==> inputs of trial 39 <==
==> flow/design.v (excerpt) <==
module JAM (
input CLK,
input RST,
output reg [2:0] W,
output reg [2:0] J,
input [6:0] Cost,
output reg [3:0] MatchCount,
output reg [9:0] MinCost,
output reg Valid );
Settings: LEC_CHECK=0, ABC_AREA=0, CAP_MARGIN=20, CELL_PAD_IN_SITES_DETAIL_PLACEMENT=0, CELL_PAD_IN_SITES_GLOBAL_PLACEMENT=0, CORE_ASPECT_RATIO=1.39, CORE_MARGIN=2, CORE_UTILIZATION=22, GPL_ROUTABILITY_DRIVEN=0, MAX_ROUTING_LAYER=met4, PLACE_DENSITY_LB_ADDON=0.13, SETUP_SLACK_MARGIN=1.08, SLEW_MARGIN=20, TNS_END_PERCENT=15; clock period 4.76 ns.
run.sh (not shown) runs the stock make flow with config.mk's settings and CLKGATE_MAP_FILE=.
==> trial 63 (differences from trial 39) <==
==> flow/config.mk (replaced) <==
export PLATFORM = sky130hd
export DESIGN_NAME = JAM
export DESIGN_NICKNAME = JAM
export VERILOG_FILES = /design/flow/design.v
export SDC_FILE = /design/flow/constraint.sdc
export NUM_CORES = 4
export LEC_CHECK = 0
export ABC_AREA = 1
export CAP_MARGIN = 20
export CORE_MARGIN = 2
export CORE_UTILIZATION = 64
export CTS_CLUSTER_DIAMETER = 236
export CTS_CLUSTER_SIZE = 100
export PLACE_DENSITY = 0.95
export SLEW_MARGIN = 20
==> flow/constraint.sdc (replaced) <==
create_clock -name core_clock -period 8.0 [get_ports {CLK}]
set_input_delay 1.6000 -clock core_clock [delete_from_list [all_inputs] [get_ports {CLK}]]
set_output_delay 1.6000 -clock core_clock [all_outputs]
set_load 0.01 [all_outputs]
==> results <==
| metric | trial 63 | trial 39 |
|---|---|---|
| Wire length per cell | 17.8 um | 21.5 um |
| Pin count of the biggest net entering global routing | 80 | 43 |
| Run status | timing/DRC/antenna clean | timing/DRC/antenna clean |
| Inverter tally of the final layout excluding the clock network | 129 | 61 |
| Clk_skew | 0.00707 ns | 0.0104 ns |
| Met3 wire len | 2940 um | 1010 um |
| Sequential cell area fraction in the yosys report | 0.275 | 0.290 |
| Combinational power share | 0.028 | 0.030 |
| Clock buf/inv share | 0.0426 | 0.0385 |
| Syn Nets | 1149 | 917 |
| Startpoint of the tightest hold check path | state[1]$_DFF_PP0_ | Valid$_DFFE_PP0P_ |
| Count of distinct cell types in the synthesized netlist | 52 | 77 |
| Power dissipated by switching net loads | 192 uW | 367 uW |
| Adder Area Share | 0.119 | 0.125 |
| CP Capture Point | max_min_value[2]$_DFFE_PP0P_ | max_min_pos[2]$_DFFE_PP0P_ |
| Leak Pwr | 0.00396 uW | 0.00313 uW |
| Fin crit share | 0.400 | 0.744 |
| Relative contribution of the clock network to total power | 0.525 | 0.517 |
| Crit Reg-Reg Endpoint | max_min_value[2]$_DFFE_PP0P_ | max_min_pos[2]$_DFFE_PP0P_ |
| Total routing usage reported by global routing | 0.352 | 0.172 |
| # Cells Yosys | 1071 | 839 |
| Horizontal die dimension | 111 um | 155 um |
| Post-synth area from yosys stat | 0.00732 mm2 | 0.00694 mm2 |
| Minimum period implied by the final worst setup slack | 3.20 ns | 3.54 ns |
| Number of cells traversed by the worst register-to-register path | 15 | 13 |


==> inputs of build 54 <==
==> flow/design.v <==
module JAM (
input CLK,
input RST,
output reg [2:0] W,
output reg [2:0] J,
input [6:0] Cost,
output reg [3:0] MatchCount,
output reg [9:0] MinCost,
output reg Valid );
reg [5:0]state;
reg [2:0]num[0:7];
reg [4:0]ix;
reg [9:0]tempCost;
reg [4:0]changePoint;
reg [4:0]n;
reg [4:0]max_min_pos;
reg [4:0]max_min_value;
always @(posedge CLK or posedge RST) 
begin
    if(RST)
    begin
		  W <= 0;
		  J <= 0;
		  Valid <= 0;
		  num[0] <= 0;
		  num[1] <= 1;
		  num[2] <= 2;
		  num[3] <= 3;
		  num[4] <= 4;
		  num[5] <= 5;
		  num[6] <= 6;
		  num[7] <= 7;
		  state <= 0;
		  ix <= 1;
		  tempCost <= 0;
		  MatchCount <= 0;
		  MinCost <= 1023;
		  changePoint <= 0;
		  n <= 10;
		  max_min_pos <= 0;
		  max_min_value <= 10;
    end
    else 
    begin
		case(state)
			5'd0:
			begin
				if(ix > 8)
				begin
					if(tempCost < MinCost)
					begin
						MatchCount <= 1;
						MinCost <= tempCost;
					end
					else if(tempCost == MinCost)
					begin
						MatchCount <= MatchCount + 1;
					end
					ix <= 1;
					tempCost <= 0;
					state <= 1;
				end
				else if(ix == 8)
				begin
					tempCost <= tempCost + Cost;
					ix <= ix + 1;
				end
				else
				begin
					tempCost <= tempCost + Cost;
					W <= ix;
					J <= num[ix];
					ix <= ix + 1;
				end
			end
			5'd1:
			begin
				if(num[7] > num[6])
				begin
					num[6] <= num[7];
					num[7] <= num[6];
					state <= 0;
					W <= 0;
					J <= num[0];
				end
				else if(num[6] > num[5])
				begin
					 if(num[7] > num[5] && num[7] < num[6])
					 begin
						num[7] <= num[6];
						num[5] <= num[7];
						num[6] <= num[5];
						state <= 0;
						W <= 0;
						J <= num[0];
					 end
					 else
					 begin
						num[5] <= num[6];
						num[6] <= num[7];
						num[7] <= num[5];
						state <= 0;
						W <= 0;
						J <= num[0];
					 end
				end
				else if(num[5] > num[4])
				begin
						if(num[6] < num[4] && ((num[7] < num[4]) || num[5] < num[7]) )
						begin
							num[4] <= num[5];
							num[5] <= num[7];
							num[7] <= num[4];
						end
						else if(num[6] > num[4] && num[5] > num[6] && num[7] < num[4])
						begin
							num[4] <= num[6];
							num[5] <= num[7];
							num[6] <= num[4];
							num[7] <= num[5];
						end
						else if(num[7] > num[4] && num[7] < num[6] && num[7] < num[5])
						begin
							num[4] <= num[7];
							num[5] <= num[4];
							num[7] <= num[5];
						end
						state <= 0;
						W <= 0;
						J <= num[0];
				end
				else if(num[4] > num[3])
				begin
					changePoint <= 3;
					state <= 2;
					n <= 4;
				end
				else if(num[3] > num[2])
				begin
					changePoint <= 2;
					state <= 2;
					n <= 3;
				end
				else if(num[2] > num[1])
				begin
					changePoint <= 1;
					state <= 2;
					n <= 2;
				end
				else if(num[1] > num[0])
				begin
					changePoint <= 0;
					state <= 2;
					n <= 1;
				end
				else
					state <= 4;
			end
			5'd2:
			begin
				if(n >= 8)
				begin
					num[changePoint] <= num[max_min_pos];
					num[max_min_pos] <= num[changePoint];
					state <= 3;
					max_min_value <= 10;
				end
				else
				begin
					if(num[n] > num[changePoint] && num[n] < max_min_value)
					begin
						max_min_pos <= n;
						max_min_value <= num[n];
					end
					n <= n + 1;
				end
			end
			5'd3:
			begin
				if(changePoint == 4)
				begin
					num[5] <= num[7];
					num[7] <= num[5];
				end
				else if(changePoint == 3)
				begin
					num[4] <= num[7];
					num[5] <= num[6];
					num[6] <= num[5];
					num[7] <= num[4];
				end
				else if(changePoint == 2)
				begin
					num[3] <= num[7];
					num[4] <= num[6];
					num[6] <= num[4];
					num[7] <= num[3];
				end
				else if(changePoint == 1)
				begin
					num[2] <= num[7];
					num[3] <= num[6];
					num[4] <= num[5];
					num[5] <= num[4];
					num[6] <= num[3];
					num[7] <= num[2];
				end
				else if(changePoint == 0)
				begin
					num[1] <= num[7];
					num[2] <= num[6];
					num[3] <= num[5];
					num[5] <= num[3];
					num[6] <= num[2];
					num[7] <= num[1];
				end
					state <= 0;
					W <= 0;
					J <= num[0];
			end
			5'd4:
			begin
				Valid <= 1;
			end
		endcase
    end
end
endmodule
==> flow/run.sh <==
#!/bin/bash
# the make line also repeats each setting of config.mk as NAME=value (left out here)
make -C /OpenROAD-flow-scripts/flow DESIGN_CONFIG=/design/flow/config.mk WORK_HOME=/design/flow/orfs CLKGATE_MAP_FILE= finish
==> flow/config.mk <==
export PLATFORM = sky130hd
export DESIGN_NAME = JAM
export DESIGN_NICKNAME = JAM
export VERILOG_FILES = /design/flow/design.v
export SDC_FILE = /design/flow/constraint.sdc
export NUM_CORES = 4
export LEC_CHECK = 0
export ABC_AREA = 1
export CAP_MARGIN = 20
export CORE_ASPECT_RATIO = 1.33
export CORE_MARGIN = 2
export CORE_UTILIZATION = 72
export CTS_CLUSTER_DIAMETER = 335
export CTS_CLUSTER_SIZE = 93
export SETUP_SLACK_MARGIN = 0.64
export SLEW_MARGIN = 20
export TNS_END_PERCENT = 5
==> flow/constraint.sdc <==
create_clock -name core_clock -period 2.11 [get_ports {CLK}]
set_input_delay 0.4220 -clock core_clock [delete_from_list [all_inputs] [get_ports {CLK}]]
set_output_delay 0.4220 -clock core_clock [all_outputs]
set_load 0.01 [all_outputs]
==> trial 79 (differences from build 54) <==
CORE_ASPECT_RATIO = not set   (was 1.33)
CORE_UTILIZATION = 65   (was 72)
CTS_CLUSTER_DIAMETER = 354   (was 335)
CTS_CLUSTER_SIZE = not set   (was 93)
SETUP_SLACK_MARGIN = -0.14   (was 0.64)
TNS_END_PERCENT = not set   (was 5)
==> flow/constraint.sdc (replaced) <==
create_clock -name core_clock -period 2.22 [get_ports {CLK}]
set_input_delay 0.4440 -clock core_clock [delete_from_list [all_inputs] [get_ports {CLK}]]
set_output_delay 0.4440 -clock core_clock [all_outputs]
set_load 0.01 [all_outputs]
==> trial 49 (differences from build 54) <==
CTS_CLUSTER_DIAMETER = 345   (was 335)
CTS_CLUSTER_SIZE = 10   (was 93)
PLACE_DENSITY = 0.42   (was not set)
SETUP_SLACK_MARGIN = not set   (was 0.64)
TNS_END_PERCENT = not set   (was 5)
==> flow/constraint.sdc (replaced) <==
create_clock -name core_clock -period 2.56 [get_ports {CLK}]
set_input_delay 0.5120 -clock core_clock [delete_from_list [all_inputs] [get_ports {CLK}]]
set_output_delay 0.5120 -clock core_clock [all_outputs]
set_load 0.01 [all_outputs]
==> build 65 (differences from build 54) <==
CORE_ASPECT_RATIO = not set   (was 1.33)
CORE_UTILIZATION = 65   (was 72)
CTS_CLUSTER_DIAMETER = not set   (was 335)
CTS_CLUSTER_SIZE = not set   (was 93)
GPL_ROUTABILITY_DRIVEN = 0   (was not set)
SETUP_SLACK_MARGIN = not set   (was 0.64)
TNS_END_PERCENT = not set   (was 5)
==> flow/constraint.sdc (replaced) <==
create_clock -name core_clock -period 2.42 [get_ports {CLK}]
set_input_delay 0.4840 -clock core_clock [delete_from_list [all_inputs] [get_ports {CLK}]]
set_output_delay 0.4840 -clock core_clock [all_outputs]
set_load 0.01 [all_outputs]
==> results.txt <==
run metrics: outcome failed layout checks, Layout Check Fails setup timing, Initial Utilization 66.9%, CTS resizes 37, grt met2 use 61.8%, postcts setup bufs 4, GR Util met1 51.6%, die width 110 µm, Final WS setup -0.248 ns, gr ovfl total 0, DIE HEIGHT 110 µm, Finish-stage setup viols 10, GRT Util Overall 42.6%, chip area 12100 µm², post-DP HPWL 17.3 mm, row count 38
-- figures above: build 65

==> results.txt <==
run metrics: outcome aborted with a tool error, Stopped at global routing, stop err [ERROR GRT-0116] Global routing finished with congestion. Check the congestion regions in the DRC Viewer., GRT Util Overall 87.6%, gr ovfl total 360, die width 91.4 µm, chip area 11000 µm², postcts setup bufs 4, DIE HEIGHT 120 µm, GR Util met1 85.2%
-- figures above: build 54

==> results.txt <==
run metrics: die width 110 µm, grt met2 use 70.2%, post-DP HPWL 19.7 mm, met3 usage 9.70%, gr ovfl total 0, postcts setup bufs 2, Finish-stage setup viols 34, DIE HEIGHT 110 µm, outcome failed layout checks, GR Util met1 54.2%, GRT Util Overall 44.9%, Final WS setup -0.395 ns, CTS resizes 16, Initial Utilization 66.9%, Layout Check Fails setup timing, row count 38, chip area 12100 µm²
-- figures above: trial 79

==> results.txt <==
run metrics: Layout Check Fails setup timing, outcome failed layout checks, GR Util met1 55.7%, GPL Wtd Cong 1.15, Finish-stage setup viols 3, CTS resizes 4, grt met2 use 85.2%, post-DP HPWL 20.4 mm, postcts setup bufs 1, die width 91.4 µm, GRT Util Overall 56.7%, gr ovfl total 0, Final WS setup -0.0127 ns, row count 42, tap cell count 132, Cell Area, Placed 8060 µm²
-- figures above: trial 49

Power and IR drop assume default switching activity.
